==> flow/design.v <==
module pokey_advanced (
    input clk,               
    input enable_179mhz,     
    input reset_n,           
    input [3:0] addr,        
    input [7:0] din,         
    input we,                
    output reg audio_pwm     
);
    reg [7:0] audf [0:3];  
    reg [7:0] audc [0:3];  
    reg [7:0] audctl;      
    reg [3:0]  poly4;
    reg [4:0]  poly5;
    reg [16:0] poly17; 
    reg [15:0] counter [0:3]; 
    reg [3:0]  chan_out;    
    reg [4:0] count_64k;    
    reg [6:0] count_15k;    
    reg tick_64khz;
    reg tick_15khz;
    always @(posedge clk) begin
        tick_64khz <= 0;
        tick_15khz <= 0;
        if (!reset_n) begin
            count_64k <= 0;
            count_15k <= 0;
        end else if (enable_179mhz) begin
            if (count_64k == 27) begin  
                count_64k <= 0;
                tick_64khz <= 1;
            end else begin
                count_64k <= count_64k + 1;
            end
            if (count_15k == 113) begin  
                count_15k <= 0;
                tick_15khz <= 1;
            end else begin
                count_15k <= count_15k + 1;
            end
        end
    end
    always @(posedge clk) begin
        if (!reset_n) begin
            audctl <= 0;
            audc[0]<=0; audc[1]<=0; audc[2]<=0; audc[3]<=0;
            audf[0]<=0; audf[1]<=0; audf[2]<=0; audf[3]<=0;
        end else if (we) begin
            case (addr)
                0: audf[0] <= din;
                1: audc[0] <= din;
                2: audf[1] <= din;
                3: audc[1] <= din;
                4: audf[2] <= din;
                5: audc[2] <= din;
                6: audf[3] <= din;
                7: audc[3] <= din;
                8: audctl <= din;
            endcase
        end
    end
    wire p4_next = !(poly4[3] ^ poly4[2]);
    wire p5_next = !(poly5[4] ^ poly5[2]);
    wire p17_next = !(poly17[16] ^ poly17[4]);
    always @(posedge clk) begin
        if (!reset_n) begin
            poly4 <= 4'b1011;
            poly5 <= 5'b10101;
            poly17 <= 17'b10101010101010101;
        end else if (enable_179mhz) begin
            poly4 <= {poly4[2:0], p4_next};
            poly5 <= {poly5[3:0], p5_next};
            poly17 <= {poly17[15:0], p17_next};
        end
    end
    wire link_12 = audctl[4];
    wire link_34 = audctl[3];
    wire use_15khz = audctl[0];  
    integer i;
    reg channel_tick;  
    always @(posedge clk) begin
        if (!reset_n) begin
            counter[0] <= 0; counter[1] <= 0; counter[2] <= 0; counter[3] <= 0;
            chan_out <= 0;
        end else
        for (i=0; i<4; i=i+1) begin
            channel_tick = (use_15khz) ? tick_15khz : tick_64khz;
            if (i == 0 && audctl[6]) channel_tick = enable_179mhz;
            if (i == 2 && audctl[5]) channel_tick = enable_179mhz;
            if (channel_tick) begin
                if (!((i==1 && link_12) || (i==3 && link_34))) begin
                    if (counter[i] == 0) begin
                        if (i==0 && link_12) 
                            counter[i] <= {audf[1], audf[0]}; 
                        else if (i==2 && link_34) 
                            counter[i] <= {audf[3], audf[2]}; 
                        else 
                            counter[i] <= audf[i];
                        case (audc[i][7:5])
                            3'b000: chan_out[i] <= poly17[16] && poly5[4];  
                            3'b001: chan_out[i] <= poly5[4];                
                            3'b010: chan_out[i] <= poly17[16] && poly5[4]; 
                            3'b011: chan_out[i] <= poly5[4];               
                            3'b100: chan_out[i] <= poly17[16];              
                            3'b101: chan_out[i] <= ~chan_out[i];            
                            3'b110: chan_out[i] <= poly17[16];             
                            3'b111: chan_out[i] <= ~chan_out[i];            
                        endcase
                    end else begin
                        counter[i] <= counter[i] - 1;
                    end
                end
            end
        end
    end
    reg [5:0] mixed_audio; 
    integer k;
    always @(*) begin
        mixed_audio = 0;
        for (k=0; k<4; k=k+1) begin
            if (chan_out[k]) begin
                mixed_audio = mixed_audio + audc[k][3:0];
            end
        end
    end
    reg [5:0] pwm_counter;
    always @(posedge clk) begin
        if (!reset_n) begin
            pwm_counter <= 0;
            audio_pwm <= 0;
        end else begin
            pwm_counter <= pwm_counter + 1;
            audio_pwm <= (pwm_counter < mixed_audio);
        end
    end
endmodule
clock: 3.89 ns
lec_check: 0
abc_area: 0
cap_margin: 35
core_aspect_ratio: 1.27
core_margin: 2
core_utilization: 57
max_routing_layer: met5
min_routing_layer: met1
place_density_lb_addon: 0.15
slew_margin: 20
run.sh (not shown) runs the stock make flow with config.mk's settings and CLKGATE_MAP_FILE=.
The baseline completed, yet does not pass: negative setup slack.
==> next run, changes <==
Settings changed: ABC_AREA 0 to 1, CORE_UTILIZATION 57 to 72, CTS_CLUSTER_DIAMETER from default to 129, CTS_CLUSTER_SIZE from default to 29, SETUP_SLACK_MARGIN from default to -0.05.
Clock period 3.89 ns to 2.89 ns, I/O delays scaled along.
Result: The new run finished but failed the layout checks on negative setup slack. Design area rises by 6.6%. Routed wire length grows by 22%. Worst hold slack is worse by 0.028 ns. First-iteration DRC count goes up by 81%. Register-to-register slack got worse by 0.25 ns. Global-route usage climbs by 9.9 points.
==> next run, changes <==
Settings changed: CAP_MARGIN 35 to 20, CORE_ASPECT_RATIO 1.27 to default, CORE_UTILIZATION 72 to 69, CTS_CLUSTER_DIAMETER 129 to default, CTS_CLUSTER_SIZE 29 to default, MAX_ROUTING_LAYER met5 to default, MIN_ROUTING_LAYER met1 to default, PLACE_DENSITY from default to 0.39, PLACE_DENSITY_LB_ADDON 0.15 to default, SETUP_SLACK_MARGIN -0.05 to default.
What happened: The new run reached the layout checks and failed them: negative setup slack; total power rises by a few percent; wire length falls by a few percent; final area rises slightly; fmax stays flat; clock-buffer cell count falls by 2; register-to-register slack hardly moves.

========
Starts from the design.v that is shown in full above.
Settings: LEC_CHECK=0, CAP_MARGIN=20, CORE_MARGIN=2, CORE_UTILIZATION=14, SLEW_MARGIN=20; clock period 8.42 ns.
The starting point finished clean.
Then changed:
Settings changed: CORE_UTILIZATION 14 to 66, SETUP_SLACK_MARGIN from default to 1.12.
Clock period 8.42 ns to 4.39 ns, I/O delays scaled along.
Outcome: Now the flow finished but fails on negative setup slack; design area came out lower by 6.1%; setup slack gets worse by 3.4 ns; worst hold slack hardly moves.

========
Starts from the design.v that is shown in full above.
clock: 2.89 ns
lec_check: 0
abc_area: 1
cap_margin: 20
core_margin: 2
core_utilization: 72
cts_cluster_diameter: 364
cts_cluster_size: 14
hold_slack_margin: 0.29
place_density_lb_addon: 0.19
setup_slack_margin: 0.74
slew_margin: 20
The starting point completed and failed the layout checks on setup timing.
Change:
Settings changed: ABC_AREA 1 to default, CTS_CLUSTER_DIAMETER 364 to default, HOLD_SLACK_MARGIN 0.29 to default, PLACE_DENSITY_LB_ADDON 0.19 to 0.01, SETUP_SLACK_MARGIN 0.74 to -0.07.
The changed run finished with setup timing left.
Hold slack gets better by 0.041 ns.
Wire length fell by roughly a tenth.
Power fell by roughly a tenth.
Final cell count fell by a quarter to a third.
Utilization fell by 1.5 points.
Clock skew barely changes.
Final area fell by a little under a tenth.
Synthesized area fell by a few percent.
Clock-buffer cell count is unchanged.
Setup slack gets worse by 0.69 ns.
Critical path depth fell by 3.
Change:
Settings changed: ABC_AREA from default to 1, CTS_CLUSTER_SIZE 14 to 10, HOLD_SLACK_MARGIN from default to 0.28, PLACE_DENSITY_LB_ADDON 0.01 to 0.08, SETUP_SLACK_MARGIN -0.07 to 0.38.
Effect: The changed run ran to the end with violations: setup timing. Area after synthesis rises by 5.6%. Non-clock buffer count fell by 10. Die size goes up by about 5.4%.
Change:
Settings changed: CAP_MARGIN 20 to 0, CORE_ASPECT_RATIO from default to 1.27, CTS_CLUSTER_DIAMETER from default to 129, CTS_CLUSTER_SIZE 10 to 29, HOLD_SLACK_MARGIN 0.28 to default, MAX_ROUTING_LAYER from default to met5, MIN_ROUTING_LAYER from default to met1, PLACE_DENSITY_LB_ADDON 0.08 to 0.15, SETUP_SLACK_MARGIN 0.38 to 0.82.
=>
- The new run finished but failed the layout checks on setup timing
- first-iteration DRC count drops by 50%
- worst setup slack is better by 0.22 ns
- flip-flop count is unchanged
Change:
Settings changed: CAP_MARGIN 0 to 20, CORE_ASPECT_RATIO 1.27 to 0.69, CTS_CLUSTER_DIAMETER 129 to default, CTS_CLUSTER_SIZE 29 to 10, MAX_ROUTING_LAYER met5 to default, MIN_ROUTING_LAYER met1 to default, PLACE_DENSITY from default to 0.39, PLACE_DENSITY_LB_ADDON 0.15 to default, SETUP_SLACK_MARGIN 0.82 to 0.38, TNS_END_PERCENT from default to 10.
Outcome:
- The changed run finished but failed the layout checks on setup timing
- wire length climbs by 4.8%
- synthesized area is unchanged
- power went up by 5.1%
- register-to-register slack loses 0.36 ns
- first-iteration DRC count went up by 100%
- worst setup slack got worse by 0.36 ns
- global-route usage rose by 0.79 points
- final area is about the same
- die area stays flat
- utilization came out higher by 2.2 points
Change:
Settings changed: CAP_MARGIN 20 to 0, CORE_ASPECT_RATIO 0.69 to 1.27, CTS_CLUSTER_DIAMETER from default to 113, CTS_CLUSTER_SIZE 10 to 24, MAX_ROUTING_LAYER from default to met5, MIN_ROUTING_LAYER from default to met1, PLACE_DENSITY 0.39 to default, PLACE_DENSITY_LB_ADDON from default to 0.15, SETUP_SLACK_MARGIN 0.38 to 0.82, TNS_END_PERCENT 10 to default.
The changed run finished with setup timing left; maximum frequency went up by 10%; worst hold slack stays flat; final area stays flat; utilization went down by 2.2 points.

========
Setup of build 91:
// pokey_advanced: RTL as listed in full above, without the edits since
Settings: LEC_CHECK=0, CAP_MARGIN=20, CORE_MARGIN=2, CORE_UTILIZATION=72, SLEW_MARGIN=20; clock period 5.2 ns.
The flow did not stop early for build 91: all stages ran, and the layout cleared the timing, design-rule and antenna checks.
Modified inputs, build 6 compared to build 91
Settings: CORE_UTILIZATION now 66, was 72; the clock period (ns, I/O delays scaled along) now 3.95, was 5.2.
- STATUS run=build 6 STAGES=ALL_DONE FINAL_CHECKS=FAILED CAUSE=negative setup slack
- Portion of the layout cell area used by clock cells: build 91 and build 6 compared, higher one is build 91
- As of build 6, met2 wire length had risen by a few percent compared to build 91.
- Share of final layout cell area taken by non-clock buffers came out higher on build 6 than on build 91.
- Taking build 91 as the reference, in build 6 area enclosed by the die boundary rose by 1100 µm², cell-internal power rose by 0.58 mW, overall via count from detail_route stayed essentially flat.
- Part of the cycle the worst path needs came out higher on build 6 than on build 91.
- In build 6, peak ir drop on the vdd network is higher than in build 91.
- Build 91 -> build 6: area of the mapped netlist delta 0, exact match
- | total length of routed met3 wires | higher: build 91 |
Relative to build 6, the following input files were edited for build 2:
Settings: CORE_UTILIZATION now 65, was 66; the clock period (ns, I/O delays scaled along) now 3.62, was 3.95.
--- outcome ---
- None of the runs build 6 and build 2 ends with a clean layout.
- The final report for build 2 shows a completed flow and a layout that fails verification, specifically negative setup slack.
- Status: worst-case hold slack parity (build 6, build 2)
- Compared build 2 vs build 6, and die area is up in build 2.
- Build 6 has higher placer's final routability congestion estimate than build 2.
- Build 2 vs build 6: worst-case vdd ir drop up by more than a quarter
- Worst path setup slack after routing: build 2 vs build 6 down 290 ps
- Build 6 → build 2: number of top-level pins held; core box area went up 0.81%; part of the total power dissipated in sequential elements went down 0.4 points; effective utilization at floorplan went down 0.54 points; utilization went down 0.35 points.
- Of build 6 and build 2, the higher fmax belongs to build 2.
## Diff of input files: build 58 against build 2
Settings: swapping 65 for 50 in CORE_UTILIZATION; putting ABC_AREA at 1 where nothing was set; swapping 3.62 for 4.01 in the clock period (ns, I/O delays scaled along).
## What came out
Build 58 ran to completion and came out clean on the timing, design-rule and antenna checks. Per the comparison of build 58 with build 2, number of cell rows +8; core utilization lost 19 points; synthesized area grew by 5.6%; number of standard cells reported by yosys moved up. Distinct cell type count of the synthesized netlist: build 58 < build 2. The count of fill cells added during filler insertion reported for build 58 is greater than that of build 2 by 92%. Compared with build 2, build 58 shows synthesis-to-layout area growth lower by 1.8 points. Looking at slew at the pin with the worst max-slew slack, build 58 sits 180 ps above build 2. The area of combinational cells with multiple inputs on build 58 is in line with that on build 2. Final hold slack: build 58 < build 2.
Here is what was changed in the inputs of build 75 compared with build 58.
Settings: ABC_AREA no longer set, was 1; CORE_UTILIZATION now 58, was 50; the clock period (ns, I/O delays scaled along) now 4.12, was 4.01.
### Flow results
Compared with build 58, in build 75 cell count shows a reduction of 406; maximum resistive drop on vdd increased by about 24% relative to the old numbers. From build 58 to build 75 the numbers moved as follows: ratio of final minimum period to clock period shows an increase of 12 points, chip area line of the yosys report shows a reduction of 480 µm², register share of total power shows an increase of 2.6 points. Diff build 58 and build 75: cell count after synthesis lower in build 75. Summary of build 58 and build 75: one run falls short of a clean finish, namely build 75. Build 75 improves on build 58 in final wirelength. Sort build 58 and build 75 by area used by multi-input combinational logic, descending, and build 75 comes first.
> inputs changed (build 75 -> build 88)
Settings: a change of CORE_UTILIZATION from 58 to 40; a change of the clock period (ns, I/O delays scaled along) from 4.12 to 6.0.
Findings:
- Build 88 | status: complete | timing, DRC, antenna: pass
- Sequential share of layout area for build 88: 0.78 points up relative to build 75
- Comparing build 75 and build 88, the higher delay of the slowest cell on the worst path was measured on build 88.
- Note that the switching power summed over all nets recorded for build 88 amounts to 0.72 times the value seen in build 75.
- Overall fraction of global-route tracks in use was higher in the run labelled build 75.
- Average footprint of a synthesized cell across build 75 and build 88: no real change.
- Core area (lower): build 75
- Compared to build 75, the routing of build 88 uses less wire.
- The run showing the smaller final routed wire length divided by cell count is build 88.
- Sort build 75 and build 88 by setup slack asc -> top: build 75
No activity file was given, so power comes from the tool's default toggle rates.
